==> flow/design.v <==
module dff(out_a, in_a, clk);
	parameter bitwidth = 8;
	input signed[bitwidth - 1:0]in_a;
	input clk;
	output signed[bitwidth - 1:0]out_a;
	reg signed[bitwidth - 1:0]out_a;
	always@(posedge clk)
		out_a <= in_a;
 endmodule
module mul(out, in_c, in_a);
	input signed[7:0] in_a, in_c;
	output signed[13:0] out;
	wire signed[15:0]sum;
	assign sum = in_a * in_c;
	assign out = sum[15:2];
endmodule
module adder(sum, a, b, c, d);
	parameter bitwidth = 14;
	input signed[bitwidth - 1:0]a, b, c, d;
	output signed[bitwidth + 1:0]sum;
	assign sum = a + b + c + d;
endmodule
module total_fir(total_out, x_in, clk);
	input clk;
	input signed[7:0]x_in;
	output signed[15:0]total_out;
	wire signed[7:0]c0 = 8'b0_0010001;
	wire signed[7:0]c1 = 8'b1_1010111;
	wire signed[7:0]c2 = 8'b0_0011000;
	wire signed[7:0]c3 = 8'b1_1000110;
	wire signed[7:0]c4 = 8'b1_0001100;
	wire signed[7:0]c5 = 8'b0_1010110;
	wire signed[7:0]c6 = 8'b1_0011010;
	wire signed[7:0]c7 = 8'b0_0111010;
	wire signed[7:0]c8 = 8'b1_1110000;
	wire signed[7:0]c9 = 8'b0_1111111;
	wire signed[7:0]c10 = 8'b0_0001111;
	wire signed[7:0]c11 = 8'b1_1110111;
	wire signed[7:0]c12 = 8'b1_1101011;
	wire signed[7:0]c13 = 8'b1_0110110;
	wire signed[7:0]c14 = 8'b1_0111100;
	wire signed[7:0]c15 = 8'b1_1010000;
	wire signed[7:0]in_a;
	wire signed[7:0]d1_eigh_out, d2_eigh_out, d3_eigh_out, d4_eigh_out, d5_eigh_out, d6_eigh_out,
					d7_eigh_out, d8_eigh_out, d9_eigh_out, d10_eigh_out, d11_eigh_out, d12_eigh_out,
					d13_eigh_out, d14_eigh_out, d15_eigh_out, d16_eigh_out;
	wire signed[13:0]m1_out, m2_out, m3_out, m4_out, m5_out, m6_out, m7_out, m8_out, m9_out, m10_out,
					m11_out, m12_out, m13_out, m14_out, m15_out, m16_out; 
	wire signed[13:0]d1_fort_out, d2_fort_out, d3_fort_out,  d4_fort_out, d5_fort_out, d6_fort_out,
					d7_fort_out, d8_fort_out, d9_fort_out, d10_fort_out, d11_fort_out, d12_fort_out,
					d13_fort_out, d14_fort_out, d15_fort_out, d16_fort_out;
	wire signed[15:0]a1_out, a2_out, a3_out, a4_out;
	wire signed[15:0]d1_sixt_out, d2_sixt_out, d3_sixt_out, d4_sixt_out;
	wire signed[17:0]total_tmp, a5_out;
	assign in_a = x_in;
	dff #(8) dff_1_eigh( .out_a(d1_eigh_out), .in_a(in_a), .clk(clk) );
	mul mul_1( .out(m1_out), .in_c(c15), .in_a(d1_eigh_out) );
	dff #(14) dff_1_fort( .out_a(d1_fort_out), .in_a(m1_out), .clk(clk) );
	dff #(8) dff_2_eigh( .out_a(d2_eigh_out), .in_a(d1_eigh_out), .clk(clk) );
	mul mul_2( .out(m2_out), .in_c(c14), .in_a(d2_eigh_out) );
	dff #(14) dff_2_fort( .out_a(d2_fort_out), .in_a(m2_out), .clk(clk) );
	dff #(8) dff_3_eigh( .out_a(d3_eigh_out), .in_a(d2_eigh_out), .clk(clk) );
	mul mul_3( .out(m3_out), .in_c(c13), .in_a(d3_eigh_out) );
	dff #(14) dff_3_fort( .out_a(d3_fort_out), .in_a(m3_out), .clk(clk) );
	dff #(8) dff_4_eigh( .out_a(d4_eigh_out), .in_a(d3_eigh_out), .clk(clk) );
	mul mul_4( .out(m4_out), .in_c(c12), .in_a(d4_eigh_out) );
	dff #(14) dff_4_fort( .out_a(d4_fort_out), .in_a(m4_out), .clk(clk) );
	adder #(14) adder_1( .sum(a1_out), .a(d1_fort_out), .b(d2_fort_out), .c(d3_fort_out), .d(d4_fort_out) );
	dff #(16) dff_1_sixt( .out_a(d1_sixt_out), .in_a(a1_out), .clk(clk) );
	dff #(8) dff_5_eigh( .out_a(d5_eigh_out), .in_a(d4_eigh_out), .clk(clk) );
	mul mul_5( .out(m5_out), .in_c(c11), .in_a(d5_eigh_out) );
	dff #(14) dff_5_fort( .out_a(d5_fort_out), .in_a(m5_out), .clk(clk) );
	dff #(8) dff_6_eigh( .out_a(d6_eigh_out), .in_a(d5_eigh_out), .clk(clk) );
	mul mul_6( .out(m6_out), .in_c(c10), .in_a(d6_eigh_out) );
	dff #(14) dff_6_fort( .out_a(d6_fort_out), .in_a(m6_out), .clk(clk) );
	dff #(8) dff_7_eigh( .out_a(d7_eigh_out), .in_a(d6_eigh_out), .clk(clk) );
	mul mul_7( .out(m7_out), .in_c(c9), .in_a(d7_eigh_out) );
	dff #(14) dff_7_fort( .out_a(d7_fort_out), .in_a(m7_out), .clk(clk) );
	dff #(8) dff_8_eigh( .out_a(d8_eigh_out), .in_a(d7_eigh_out), .clk(clk) );
	mul mul_8( .out(m8_out), .in_c(c8), .in_a(d8_eigh_out) );
	dff #(14) dff_8_fort( .out_a(d8_fort_out), .in_a(m8_out), .clk(clk) );
	adder #(14) adder_2( .sum(a2_out), .a(d5_fort_out), .b(d6_fort_out), .c(d7_fort_out), .d(d8_fort_out) );
	dff #(16) dff_2_sixt( .out_a(d2_sixt_out), .in_a(a2_out), .clk(clk) );
	dff #(8) dff_9_eigh( .out_a(d9_eigh_out), .in_a(d8_eigh_out), .clk(clk) );
	mul mul_9( .out(m9_out), .in_c(c7), .in_a(d9_eigh_out) );
	dff #(14) dff_9_fort( .out_a(d9_fort_out), .in_a(m9_out), .clk(clk) );
	dff #(8) dff_10_eigh( .out_a(d10_eigh_out), .in_a(d9_eigh_out), .clk(clk) );
	mul mul_10( .out(m10_out), .in_c(c6), .in_a(d10_eigh_out) );
	dff #(14) dff_10_fort( .out_a(d10_fort_out), .in_a(m10_out), .clk(clk) );
	dff #(8) dff_11_eigh( .out_a(d11_eigh_out), .in_a(d10_eigh_out), .clk(clk) );
	mul mul_11( .out(m11_out), .in_c(c5), .in_a(d11_eigh_out) );
	dff #(14) dff_11_fort( .out_a(d11_fort_out), .in_a(m11_out), .clk(clk) );
	dff #(8) dff_12_eigh( .out_a(d12_eigh_out), .in_a(d11_eigh_out), .clk(clk) );
	mul mul_12( .out(m12_out), .in_c(c4), .in_a(d12_eigh_out) );
	dff #(14) dff_12_fort( .out_a(d12_fort_out), .in_a(m12_out), .clk(clk) );
	adder #(14) adder_3( .sum(a3_out), .a(d9_fort_out), .b(d10_fort_out), .c(d11_fort_out), .d(d12_fort_out) );
	dff #(16) dff_3_sixt( .out_a(d3_sixt_out), .in_a(a3_out), .clk(clk) );
	dff #(8) dff_13_eigh( .out_a(d13_eigh_out), .in_a(d12_eigh_out), .clk(clk) );
	mul mul_13( .out(m13_out), .in_c(c3), .in_a(d13_eigh_out) );
	dff #(14) dff_13_fort( .out_a(d13_fort_out), .in_a(m13_out), .clk(clk) );
	dff #(8) dff_14_eigh( .out_a(d14_eigh_out), .in_a(d13_eigh_out), .clk(clk) );
	mul mul_14( .out(m14_out), .in_c(c2), .in_a(d14_eigh_out) );
	dff #(14) dff_14_fort( .out_a(d14_fort_out), .in_a(m14_out), .clk(clk) );
	dff #(8) dff_15_eigh( .out_a(d15_eigh_out), .in_a(d14_eigh_out), .clk(clk) );
	mul mul_15( .out(m15_out), .in_c(c1), .in_a(d15_eigh_out) );
	dff #(14) dff_15_fort( .out_a(d15_fort_out), .in_a(m15_out), .clk(clk) );
	dff #(8) dff_16_eigh( .out_a(d16_eigh_out), .in_a(d15_eigh_out), .clk(clk) );
	mul mul_16( .out(m16_out), .in_c(c0), .in_a(d16_eigh_out) );
	dff #(14) dff_16_fort( .out_a(d16_fort_out), .in_a(m16_out), .clk(clk) );
	adder #(14) adder_4( .sum(a4_out), .a(d13_fort_out), .b(d14_fort_out), .c(d15_fort_out), .d(d16_fort_out) );
	dff #(16) dff_4_sixt( .out_a(d4_sixt_out), .in_a(a4_out), .clk(clk) );
	adder #(16) adder_5( .sum(a5_out), .a(d1_sixt_out), .b(d2_sixt_out), .c(d3_sixt_out), .d(d4_sixt_out) );
	dff #(18) dff_eighteen( .out_a(total_tmp), .in_a(a5_out), .clk(clk) );
	assign total_out = total_tmp[17:2];
endmodule
clock: 5.0 ns
lec_check: 0
cap_margin: 20
core_aspect_ratio: 1.95
core_margin: 2
core_utilization: 40
cts_cluster_size: 48
min_routing_layer: met2
place_density_lb_addon: 0.13
slew_margin: 20
run.sh (not shown) runs the stock make flow with config.mk's settings and CLKGATE_MAP_FILE=.
The starting point went through all stages and came out clean.
Edit:
==> flow/config.mk (replaced) <==
export PLATFORM = sky130hd
export DESIGN_NAME = total_fir
export DESIGN_NICKNAME = total_fir
export VERILOG_FILES = /design/flow/design.v
export SDC_FILE = /design/flow/constraint.sdc
export NUM_CORES = 4
export LEC_CHECK = 0
export CAP_MARGIN = 20
export CORE_MARGIN = 2
export CORE_UTILIZATION = 72
export PLACE_DENSITY = 0.65
export SETUP_SLACK_MARGIN = 0.88
export SLEW_MARGIN = 20
==> flow/constraint.sdc (replaced) <==
create_clock -name core_clock -period 3.75 [get_ports {clk}]
set_input_delay 0.7500 -clock core_clock [delete_from_list [all_inputs] [get_ports {clk}]]
set_output_delay 0.7500 -clock core_clock [all_outputs]
set_load 0.01 [all_outputs]
=> The new run reached the layout checks and failed them: setup timing; non-clock buffer count went up by 227; routed wire length went up by well over a third; setup slack gets worse by 750 ps.
Edit:
--- a/flow/config.mk
+++ b/flow/config.mk
@@ -8,6 +8,4 @@
 export CAP_MARGIN = 20
 export CORE_MARGIN = 2
-export CORE_UTILIZATION = 72
-export PLACE_DENSITY = 0.65
-export SETUP_SLACK_MARGIN = 0.88
+export CORE_UTILIZATION = 40
 export SLEW_MARGIN = 20
==> flow/constraint.sdc (replaced) <==
create_clock -name core_clock -period 5.0 [get_ports {clk}]
set_input_delay 1.0000 -clock core_clock [delete_from_list [all_inputs] [get_ports {clk}]]
set_output_delay 1.0000 -clock core_clock [all_outputs]
set_load 0.01 [all_outputs]
Outcome: Now the flow finished with timing, DRC and antenna clean; final cell count climbs by 6.6%; wire length goes down by 44%; maximum frequency decreases by about 9%; via count fell by about 24%; critical path depth falls by 4; setup slack improved by 850 ps; synthesized cell count does not change.
Edit:
--- a/flow/config.mk
+++ b/flow/config.mk
@@ -7,5 +7,8 @@
 export LEC_CHECK = 0
 export CAP_MARGIN = 20
+export CELL_PAD_IN_SITES_GLOBAL_PLACEMENT = 2
 export CORE_MARGIN = 2
-export CORE_UTILIZATION = 40
+export CORE_UTILIZATION = 17
+export GPL_ROUTABILITY_DRIVEN = 0
+export HOLD_SLACK_MARGIN = 0.05
 export SLEW_MARGIN = 20
=> The new run completed with no timing, DRC or antenna violations. Die area climbs by 130%. Synthesized area stays the same. Routed wire length climbs by 18%. Worst hold slack improved by 10 ps. Final area climbs by 5.9%.

========
Starts from the design.v that is shown in full above.
export LEC_CHECK = 0
export CAP_MARGIN = 20
export CORE_MARGIN = 2
export CORE_UTILIZATION = 72
export PLACE_DENSITY_LB_ADDON = 0.26
export SETUP_SLACK_MARGIN = -0.18
export SLEW_MARGIN = 20
create_clock -name core_clock -period 3.45 [get_ports {clk}]
The baseline completed, yet does not pass: negative setup slack.
Rerun with:
- ABC_AREA: unset -> 1
- CAP_MARGIN: 20 -> 0
- CTS_CLUSTER_DIAMETER: unset -> 265
- MAX_ROUTING_LAYER: unset -> met4
- PLACE_DENSITY: unset -> 0.65
- PLACE_DENSITY_LB_ADDON: 0.26 -> unset
- SETUP_SLACK_MARGIN: -0.18 -> unset
- clock period: 3.45 -> 3.44 ns (I/O delays scaled with it)
The changed run reached the layout checks and failed them: negative setup slack.
Register-to-register slack improves by 980 ps.
Routed wire length decreases by about 30%.
Non-clock buffer count decreases by 259.
Core utilization decreases by 8.9 points.
Global-route usage decreases by 3.2 points.
Setup slack improves by 980 ps.
Rerun with:
- SETUP_SLACK_MARGIN: unset -> -0.2
- clock period: 3.44 -> 3.26 ns (I/O delays scaled with it)
After rerunning: The changed run finished but fails on negative setup slack. Worst hold slack got worse by 5.6 ps. Clock skew rises by 9.6 ps. Sequential share of layout area falls by 0.42 points. Register-to-register slack got worse by 320 ps.
Rerun with:
- CAP_MARGIN: 0 -> 20
- CORE_UTILIZATION: 72 -> 69
- CTS_CLUSTER_DIAMETER: 265 -> 298
- MAX_ROUTING_LAYER: met4 -> unset
- PLACE_DENSITY: 0.65 -> unset
- SETUP_SLACK_MARGIN: -0.2 -> unset
- clock period: 3.26 -> 2.88 ns (I/O delays scaled with it)
This time the run failed in global routing (5_1_grt), error DPL-0038.
Synthesized cell count is unchanged.
Die area increases by 4.3%.
Area after synthesis is unchanged.
Rerun with:
- CORE_ASPECT_RATIO: unset -> 0.72
- CORE_UTILIZATION: 69 -> 72
- clock period: 2.88 -> 2.52 ns (I/O delays scaled with it)
=> The changed run did not get past clock tree synthesis (4_1_cts) with DPL-0038; die area drops by 4.0%; area after synthesis does not change; synthesized cell count is unchanged.

========
// total_fir: RTL as listed in full above, without the edits since
clock: 2.52 ns
lec_check: 0
abc_area: 1
cap_margin: 20
core_margin: 2
core_utilization: 69
cts_cluster_diameter: 298
cts_cluster_size: 14
hold_slack_margin: 0.3
slew_margin: 20
The first run ended with an error in global routing (5_1_grt), error GRT-0116.
Edit:
==> flow/config.mk (replaced) <==
export PLATFORM = sky130hd
export DESIGN_NAME = total_fir
export DESIGN_NICKNAME = total_fir
export VERILOG_FILES = /design/flow/design.v
export SDC_FILE = /design/flow/constraint.sdc
export NUM_CORES = 4
export LEC_CHECK = 0
export CAP_MARGIN = 20
export CORE_MARGIN = 2
export CORE_UTILIZATION = 65
export SLEW_MARGIN = 20
==> flow/constraint.sdc (replaced) <==
create_clock -name core_clock -period 3.83 [get_ports {clk}]
set_input_delay 0.7660 -clock core_clock [delete_from_list [all_inputs] [get_ports {clk}]]
set_output_delay 0.7660 -clock core_clock [all_outputs]
set_load 0.01 [all_outputs]
The changed run produced a clean layout.
Die size goes up by 1.1%.
Synthesized area decreases by 4.7%.
Synthesized cell count is lower by about 18%.
Edit:
--- a/flow/config.mk
+++ b/flow/config.mk
@@ -8,4 +8,4 @@
 export CAP_MARGIN = 20
 export CORE_MARGIN = 2
-export CORE_UTILIZATION = 65
+export CORE_UTILIZATION = 9
 export SLEW_MARGIN = 20
==> flow/constraint.sdc (replaced) <==
create_clock -name core_clock -period 7.61 [get_ports {clk}]
set_input_delay 1.5220 -clock core_clock [delete_from_list [all_inputs] [get_ports {clk}]]
set_output_delay 1.5220 -clock core_clock [all_outputs]
set_load 0.01 [all_outputs]
Effect:
- via count falls by 7.3%
- global-route usage is lower by 23 points
- routed wire length went down by 7.4%
- first-iteration DRC count decreases by 24%
Edit:
--- a/flow/config.mk
+++ b/flow/config.mk
@@ -6,6 +6,9 @@
 export NUM_CORES = 4
 export LEC_CHECK = 0
-export CAP_MARGIN = 20
+export ABC_AREA = 1
+export CAP_MARGIN = 40
 export CORE_MARGIN = 2
-export CORE_UTILIZATION = 9
+export CORE_UTILIZATION = 69
+export CTS_CLUSTER_DIAMETER = 298
+export CTS_CLUSTER_SIZE = 15
 export SLEW_MARGIN = 20
==> flow/constraint.sdc (replaced) <==
create_clock -name core_clock -period 2.52 [get_ports {clk}]
set_input_delay 0.5040 -clock core_clock [delete_from_list [all_inputs] [get_ports {clk}]]
set_output_delay 0.5040 -clock core_clock [all_outputs]
set_load 0.01 [all_outputs]
With this change the flow failed in global routing (5_1_grt) with DPL-0038.
Die size drops by 86%.
Synthesized area climbs by 5.0%.
Synthesized cell count climbs by 21%.

========
RTL: the design.v shown in full above, as it stands there.
clock: 3.55 ns
lec_check: 0
abc_area: 0
cap_margin: 20
cell_pad_in_sites_detail_placement: 1
cell_pad_in_sites_global_placement: 2
core_aspect_ratio: 1.81
core_margin: 4
core_utilization: 21
cts_cluster_diameter: 349
gpl_routability_driven: 1
gpl_timing_driven: 0
max_routing_layer: met4
min_routing_layer: met2
place_density_lb_addon: 0.17
slew_margin: 10
The first run finished but failed the layout checks on setup timing.
Then changed:
Settings changed: ABC_AREA 0 to default, CELL_PAD_IN_SITES_DETAIL_PLACEMENT 1 to default, CELL_PAD_IN_SITES_GLOBAL_PLACEMENT 2 to default, CORE_ASPECT_RATIO 1.81 to default, CORE_MARGIN 4 to 2, CORE_UTILIZATION 21 to 40, CTS_CLUSTER_DIAMETER 349 to default, GPL_ROUTABILITY_DRIVEN 1 to default, GPL_TIMING_DRIVEN 0 to default, MAX_ROUTING_LAYER met4 to default, MIN_ROUTING_LAYER met2 to default, PLACE_DENSITY_LB_ADDON 0.17 to default, SLEW_MARGIN 10 to 20.
Clock period 3.55 ns to 4.42 ns, I/O delays scaled along.
The changed run completed without violations.
Final cell count fell by 20%.
Area after synthesis does not change.
Worst setup slack improves by 0.65 ns.
Die area went down by 48%.
Utilization came out higher by 17 points.
Design area is lower by 16%.
Then changed:
Settings changed: CORE_UTILIZATION 40 to 72, PLACE_DENSITY from default to 0.67.
Clock period 4.42 ns to 3.62 ns, I/O delays scaled along.
The new run reached the layout checks and failed them: setup timing.
Global-route usage rises by 17 points.
Sequential share of layout area came out lower by 1.8 points.
First-iteration DRC count goes up by well over a third.
Non-clock buffer count goes up by 236.
Hold slack is worse by 0.0039 ns.
Synthesized cell count is unchanged.
Then changed:
Settings changed: CAP_MARGIN 20 to 0, CTS_CLUSTER_DIAMETER from default to 28, PLACE_DENSITY 0.67 to 0.65, SETUP_SLACK_MARGIN from default to 0.88.
Clock period 3.62 ns to 3.75 ns, I/O delays scaled along.
What happened: The new run died in global routing (5_1_grt), error GRT-0232; synthesized cell count is unchanged; die size is unchanged; synthesized area stays the same.
